Setup of job 101:
==> flow/design.v <==
module bldc_esc #(parameter DATA_WIDTH = 16,parameter debounce = 3)(
  input clk,              		 
  input reset,            		 
  input pwm_en,						 
  input encoder_a,  				 
  input encoder_b,  				 
  input [DATA_WIDTH-1:0] pwm_period,	 
  input [DATA_WIDTH-1:0] period_reference,	 
  input [DATA_WIDTH-1:0] Kp_ext, 
  input [DATA_WIDTH-1:0] Ki_ext, 
  input [DATA_WIDTH-1:0] Kd_ext, 
  input override_internal_pid,		 
  output reg motor_positive,   		 
  output reg motor_negative 			 
);
  reg motor_pwm;
  reg [DATA_WIDTH-1:0] pwm_counter;
  reg [DATA_WIDTH-1:0] pwm_duty_cycle;
  reg [1:0]encoder_state;
  reg [1:0]prev_encoder_state;
  reg [1:0]pwm_direction;
  reg [DATA_WIDTH-1:0] period_speed ; 
  reg [DATA_WIDTH-1:0] speed_ctr;
  reg [DATA_WIDTH-1:0] Kp ;
  reg [DATA_WIDTH-1:0] Ki ;
  reg [DATA_WIDTH-1:0] Kd ;
  reg signed[DATA_WIDTH-1:0] error;
  reg signed[(DATA_WIDTH)-1:0] integral;
  reg signed[DATA_WIDTH-1:0] derivative;
  reg signed [(DATA_WIDTH)-1:0] pid_output;
  reg signed[DATA_WIDTH-1:0] previous_error;
  reg [2:0] encoder_a_shift_reg;
  reg encoder_a_reg;
  reg [2:0] encoder_b_shift_reg;
  reg encoder_b_reg;
 always @(posedge clk or posedge reset) begin
    if (reset) begin
        integral <= 16'b0;
        pwm_counter <= {DATA_WIDTH{1'b0}};
        encoder_state <= 2'b0;
        prev_encoder_state <= 2'b0;
        pwm_direction<=2'b00;
        motor_positive<=1'b0;
        motor_negative<=1'b0;
        Kp <= 16'd1;
        Ki <= 16'd0;
        Kd <= 16'd0;
        speed_ctr<={DATA_WIDTH{1'b0}};
        previous_error <= {DATA_WIDTH{1'b0}};
        error<=8'b0;
        period_speed <= 16'b0;
        pid_output <= 16'b0;
        derivative <= 16'b0;
        pwm_duty_cycle <= 16'b0;
        motor_pwm <= 1'b0;
        encoder_a_shift_reg <= 3'b0;
        encoder_a_reg <= 1'b0;
        encoder_b_shift_reg <= 3'b0;
        encoder_b_reg <= 1'b0;
    end 
    else begin
        encoder_a_shift_reg <= {encoder_a_shift_reg[debounce-2:0],encoder_a};
        if (encoder_a_shift_reg == {debounce{1'b0}} || encoder_a_shift_reg == {debounce{1'b1}})begin
            encoder_a_reg <= encoder_a_shift_reg[0];
        end
        encoder_b_shift_reg <= {encoder_b_shift_reg[debounce-2:0],encoder_b};
        if (encoder_b_shift_reg == {debounce{1'b0}} || encoder_b_shift_reg == {debounce{1'b1}})begin
            encoder_b_reg <= encoder_b_shift_reg[0];
        end
        pid_output <= Kp * error + Ki * integral + Kd * derivative;	 
        if(pid_output<1) begin			 
			pwm_duty_cycle<=pwm_period;
		end 
		else if (pid_output>pwm_period) begin	 
			pwm_duty_cycle<=1;
		end 
		else begin
			pwm_duty_cycle<= pid_output;	 
		end
        derivative <= error - previous_error;
        if (integral + error > 2047) begin  
            integral <= 2047;  
        end 
        else if (integral + error < -2048) begin
            integral <= -2048; 
        end 
        else begin
            integral <= integral + error;  
        end
        previous_error<=error;
        error <= period_reference - period_speed;
        motor_pwm <= (pwm_counter < pwm_duty_cycle) & pwm_en;  
        if (pwm_counter == pwm_period) begin
            pwm_counter <= 16'd0;
        end
        else begin
            pwm_counter <= pwm_counter + 1;
        end
        encoder_state <= {encoder_a_reg, encoder_b_reg};
        prev_encoder_state <= encoder_state;
        case ({encoder_state, prev_encoder_state})
            4'b0100, 4'b1101,4'b1011: begin 
                pwm_direction<=2'b10;
            end
            4'b1000,4'b1110,4'b0111: begin 
                pwm_direction<=2'b01;
            end
            4'b1100, 4'b0011, 4'b1001,4'b0110: begin 
                pwm_direction<=2'b00;
            end
            default: begin
                pwm_direction<=pwm_direction; 
            end
        endcase
        if(pwm_en==1'b0)begin
            motor_positive<=1'b0;
            motor_negative<=1'b0;
		end 
		else begin
            case(pwm_direction)
                2'b00: begin
      				if(period_reference>32767) begin  
						motor_positive<=1'b0;
						motor_negative<=motor_pwm;
					end
					else begin
						motor_positive<=motor_pwm;
						motor_negative<=1'b0;
					end
                end 
                2'b01:begin
                    motor_positive<=1'b0;
                    motor_negative<=motor_pwm;
                end
                2'b10:begin
                    motor_positive<=motor_pwm;
                    motor_negative<=1'b0;
                end
                default: begin
                    motor_positive <= 1'b0;
                    motor_negative <= 1'b0;
                end
            endcase
        end
		if(override_internal_pid) begin
			Kp<=Kp_ext;
			Ki<=Ki_ext;
			Kd<=Kd_ext;
		end 
		else begin
			Kp<=Kp;
			Ki<=Ki;
			Kd<=Kd;
		end
      if((prev_encoder_state[0]==1'b0 && encoder_a_reg==1'b1) || speed_ctr==16'h00ff) begin
            period_speed<=speed_ctr;
            speed_ctr<={DATA_WIDTH{1'b0}};
        end else begin
            speed_ctr<=speed_ctr+1;
        end
    end
 end
endmodule
==> flow/config.mk <==
export PLATFORM = sky130hd
export DESIGN_NAME = bldc_esc
export DESIGN_NICKNAME = bldc_esc
export VERILOG_FILES = /design/flow/design.v
export SDC_FILE = /design/flow/constraint.sdc
export NUM_CORES = 4
export LEC_CHECK = 0
export CAP_MARGIN = 20
export CORE_MARGIN = 2
export CORE_UTILIZATION = 70
export CTS_CLUSTER_SIZE = 35
export PLACE_DENSITY = 0.6
export SETUP_SLACK_MARGIN = 1.16
export SLEW_MARGIN = 20
==> flow/constraint.sdc <==
create_clock -name core_clock -period 4.05 [get_ports {clk}]
set_input_delay 0.8100 -clock core_clock [delete_from_list [all_inputs] [get_ports {clk}]]
set_output_delay 0.8100 -clock core_clock [all_outputs]
set_load 0.01 [all_outputs]
run.sh (not shown) runs the stock make flow with config.mk's settings and CLKGATE_MAP_FILE=.
Although it ran to completion, job 101 produced a layout that fails the final checks because of setup timing.
> inputs changed (job 101 -> job 102)
Settings: CTS_CLUSTER_SIZE removed (was 35); SETUP_SLACK_MARGIN removed (was 1.16); CORE_UTILIZATION changed from 70 to 72; the clock period (ns, I/O delays scaled along) changed from 4.05 to 6.61.
## What came out
Ran to the end and failed final checks on setup timing: job 102. No crash in job 101: every stage finished, but the layout fails its final checks due to setup timing. Going from job 101 to job 102, worst setup timing slack at the placement stage rose 2710 ps; data arrival time at the worst-slack endpoint about even. Relative to job 101, pre-placement core utilization has gone up in job 102. Going from job 101 to job 102, routing usage on met1 lower, core utilization lower.
Relative to job 102, the following input files were edited for job 103:
Settings: setting ABC_AREA to 1 for the first time; setting TNS_END_PERCENT to 5 for the first time; changing the clock period (ns, I/O delays scaled along) from 6.61 to 4.87.
--- outcome ---
Ran to the end and failed final checks on setup timing: job 103.
Higher chip area from the yosys synthesis statistics goes to job 103 over job 102.
On first-iteration DRC count: between job 103 and job 102, it ends up lower for job 102.
Diff job 102 -> job 103 | total via count after detailed routing | up by more than 10%
Post-route standard cell area excluding fillers (higher): job 103
Across both runs, logic gate fraction of the total cell area was lower for job 103 than for job 102.
Lower initial antenna violation count goes to job 103 over job 102.
Job 103 vs job 102 — worst reg-to-reg path cell count dropped by a few percent
Job 103 vs job 102: instance area after placement up by a few percent
Job 103 vs job 102 — final RePlAce weighted congestion dropped slightly
[inputs] job 104 vs job 103
Settings: PLACE_DENSITY removed (was 0.6); TNS_END_PERCENT removed (was 5); ABC_AREA removed (was 1); SETUP_SLACK_MARGIN newly set to 1.78; PLACE_DENSITY_LB_ADDON newly set to 0.01; the clock period (ns, I/O delays scaled along) changed from 4.87 to 6.17.
==> results <==
Job 104 finished every stage; the final checks, however, were not passed, the failures being setup timing.
Job 104: global-route wire length before repair 5.3% below job 103
Job 104 vs job 103, filler cell count in the final layout went down by 387.
Summary of job 104 over job 103: combined area of the multi-input logic cells saw an increase.
Delta (job 104 minus job 103): worst path required time picked up an extra 1330 ps; mean instance size in the synthesized netlist picked up an extra about 18%; clock latency on the worst-skew pair lost 20 ps; total wire length picked up an extra 3.8%.
Edits applied to the flow inputs when going from job 104 to job 105:
Settings: PLACE_DENSITY newly set to 0.6; PLACE_DENSITY_LB_ADDON removed (was 0.01); SETUP_SLACK_MARGIN removed (was 1.78); CORE_UTILIZATION changed from 72 to 40; the clock period (ns, I/O delays scaled along) changed from 6.17 to 7.4.
## What came out
Job 105: flow completed, timing, DRC and antenna clean. Going from job 104 to job 105, number of buffers created by CTS grows by 8.3%. The higher total number of cells along the worst setup path of job 104 and job 105 is in job 104. Job 105 against job 104: relative area change from synthesis to final layout down 7.8 points, final critical delay including setup and external delays up 400 ps, count of placed standard cells in the final layout, fillers left out up 5.8%.
